// desiredDrive_reg
module desiredDrive_reg(
    input clk, rst_n,
    input [11:0] avg_torque,
    input [4:0] cadence,
    input not_pedaling,
    input [12:0] incline,
    input [2:0] scale,
    output logic [11:0] target_curr
);
logic [11:0] avg_torque_r;
logic [4:0] cadence_r;
logic not_pedaling_r;
logic [12:0] incline_r;
logic [2:0] scale_r;
logic [11:0] target_curr_nxt;
always_ff @(posedge clk, negedge rst_n) begin
    if (!rst_n) begin
        avg_torque_r <= 12'h000;
        cadence_r <= 5'h00;
        not_pedaling_r <= 1'b0;
        incline_r <= 13'h0000;
        scale_r <= 3'h0;
    end
    else begin
        avg_torque_r <= avg_torque;
        cadence_r <= cadence;
        not_pedaling_r <= not_pedaling;
        incline_r <= incline;
        scale_r <= scale;
    end
end
desiredDrive iDD(.avg_torque(avg_torque_r), .cadence(cadence_r), .not_pedaling(not_pedaling_r),
                 .incline(incline_r), .scale(scale_r), .target_curr(target_curr_nxt));
always_ff @(posedge clk, negedge rst_n) begin
    if (!rst_n)
        target_curr <= 12'h000;
    else
        target_curr <= target_curr_nxt;
end
endmodule
clock: 5.99 ns
lec_check: 0
abc_area: 1
cap_margin: 20
core_margin: 2
core_utilization: 72
cts_cluster_size: 99
setup_slack_margin: 0.52
slew_margin: 20
tns_end_percent: 5
run.sh (not shown) runs the stock make flow with config.mk's settings and CLKGATE_MAP_FILE=.
The starting point did not get past clock tree synthesis (4_1_cts).
==> next run, changes <==
--- a/flow/config.mk
+++ b/flow/config.mk
@@ -7,9 +7,5 @@
 export LEC_CHECK = 0
-export ABC_AREA = 1
 export CAP_MARGIN = 20
 export CORE_MARGIN = 2
-export CORE_UTILIZATION = 72
-export CTS_CLUSTER_SIZE = 99
-export SETUP_SLACK_MARGIN = 0.52
+export CORE_UTILIZATION = 64
 export SLEW_MARGIN = 20
-export TNS_END_PERCENT = 5
==> flow/constraint.sdc (replaced) <==
create_clock -name core_clock -period 9.84 [get_ports {clk}]
set_input_delay 1.9680 -clock core_clock [delete_from_list [all_inputs] [get_ports {clk}]]
set_output_delay 1.9680 -clock core_clock [all_outputs]
set_load 0.01 [all_outputs]
=> The changed run finished but fails on negative setup slack; synthesized area is lower by 1.2%; die size climbs by 11%; synthesized cell count drops by 13%.
==> next run, changes <==
--- a/flow/config.mk
+++ b/flow/config.mk
@@ -7,5 +7,6 @@
 export LEC_CHECK = 0
+export ABC_AREA = 1
 export CAP_MARGIN = 20
 export CORE_MARGIN = 2
-export CORE_UTILIZATION = 64
+export CORE_UTILIZATION = 66
 export SLEW_MARGIN = 20
==> flow/constraint.sdc (replaced) <==
create_clock -name core_clock -period 6.43 [get_ports {clk}]
set_input_delay 1.2860 -clock core_clock [delete_from_list [all_inputs] [get_ports {clk}]]
set_output_delay 1.2860 -clock core_clock [all_outputs]
set_load 0.01 [all_outputs]
- This time the run died in global routing (5_1_grt)
- die area fell by 1.8%
- synthesized area goes up by 1.2%
- synthesized cell count climbs by 14%
==> next run, changes <==
--- a/flow/config.mk
+++ b/flow/config.mk
@@ -7,6 +7,5 @@
 export LEC_CHECK = 0
-export ABC_AREA = 1
 export CAP_MARGIN = 20
 export CORE_MARGIN = 2
-export CORE_UTILIZATION = 66
+export CORE_UTILIZATION = 63
 export SLEW_MARGIN = 20
==> flow/constraint.sdc (replaced) <==
create_clock -name core_clock -period 10.7 [get_ports {clk}]
set_input_delay 2.1400 -clock core_clock [delete_from_list [all_inputs] [get_ports {clk}]]
set_output_delay 2.1400 -clock core_clock [all_outputs]
set_load 0.01 [all_outputs]
Result: The changed run completed, yet does not pass: negative setup slack. Die area climbs by 3.4%. Synthesized cell count came out lower by 13%. Area after synthesis goes down by about 1.2%.
==> next run, changes <==
--- a/flow/config.mk
+++ b/flow/config.mk
@@ -9,3 +9,3 @@
 export CORE_MARGIN = 2
-export CORE_UTILIZATION = 63
+export CORE_UTILIZATION = 40
 export SLEW_MARGIN = 20
==> flow/constraint.sdc (replaced) <==
create_clock -name core_clock -period 12.3 [get_ports {clk}]
set_input_delay 2.4600 -clock core_clock [delete_from_list [all_inputs] [get_ports {clk}]]
set_output_delay 2.4600 -clock core_clock [all_outputs]
set_load 0.01 [all_outputs]
After rerunning:
- The new run passed the timing, design-rule and antenna checks
- global-route usage is lower by 14 points
- worst setup slack improved by 1100 ps
- clock skew hardly moves
- non-clock buffer count falls by 185
- utilization decreases by 37 points
- sequential share of layout area grows by 1.2 points
- via count shrinks by roughly a tenth
- wire length went down by about a fifth
- worst hold slack degrades by 38 ps
- synthesized cell count is unchanged
- design area fell by roughly a tenth


Starting RTL as in the previous note.
Settings: LEC_CHECK=0, CAP_MARGIN=0, CORE_MARGIN=2, CORE_UTILIZATION=68, PLACE_DENSITY=0.39, SLEW_MARGIN=20; clock period 9.84 ns.
The first run completed, yet does not pass: setup timing.
Next try:
--- a/flow/config.mk
+++ b/flow/config.mk
@@ -7,6 +7,7 @@
 export LEC_CHECK = 0
-export CAP_MARGIN = 0
+export CAP_MARGIN = 20
 export CORE_MARGIN = 2
-export CORE_UTILIZATION = 68
-export PLACE_DENSITY = 0.39
+export CORE_UTILIZATION = 72
+export CTS_CLUSTER_SIZE = 100
 export SLEW_MARGIN = 20
+export TNS_END_PERCENT = 10
=> With this change the flow ended with an error in global routing (5_1_grt). Die size goes down by a few percent. Synthesized area does not change. Synthesized cell count is unchanged.
Next try:
--- a/flow/config.mk
+++ b/flow/config.mk
@@ -7,7 +7,5 @@
 export LEC_CHECK = 0
-export CAP_MARGIN = 20
+export CAP_MARGIN = 0
 export CORE_MARGIN = 2
 export CORE_UTILIZATION = 72
-export CTS_CLUSTER_SIZE = 100
 export SLEW_MARGIN = 20
-export TNS_END_PERCENT = 10
==> flow/constraint.sdc (replaced) <==
create_clock -name core_clock -period 11.2 [get_ports {clk}]
set_input_delay 2.2400 -clock core_clock [delete_from_list [all_inputs] [get_ports {clk}]]
set_output_delay 2.2400 -clock core_clock [all_outputs]
set_load 0.01 [all_outputs]
The changed run completed and failed the layout checks on setup timing.
Synthesized area does not change.
Synthesized cell count is unchanged.
Die area stays the same.
Next try:
--- a/flow/config.mk
+++ b/flow/config.mk
@@ -7,5 +7,7 @@
 export LEC_CHECK = 0
-export CAP_MARGIN = 0
+export ABC_AREA = 1
+export CAP_MARGIN = 20
 export CORE_MARGIN = 2
 export CORE_UTILIZATION = 72
+export SETUP_SLACK_MARGIN = 0.52
 export SLEW_MARGIN = 20
==> flow/constraint.sdc (replaced) <==
create_clock -name core_clock -period 5.99 [get_ports {clk}]
set_input_delay 1.1980 -clock core_clock [delete_from_list [all_inputs] [get_ports {clk}]]
set_output_delay 1.1980 -clock core_clock [all_outputs]
set_load 0.01 [all_outputs]
The new run died in clock tree synthesis (4_1_cts); die size grows by 1.2%; synthesized cell count grows by 14%; area after synthesis grows by 1.2%.
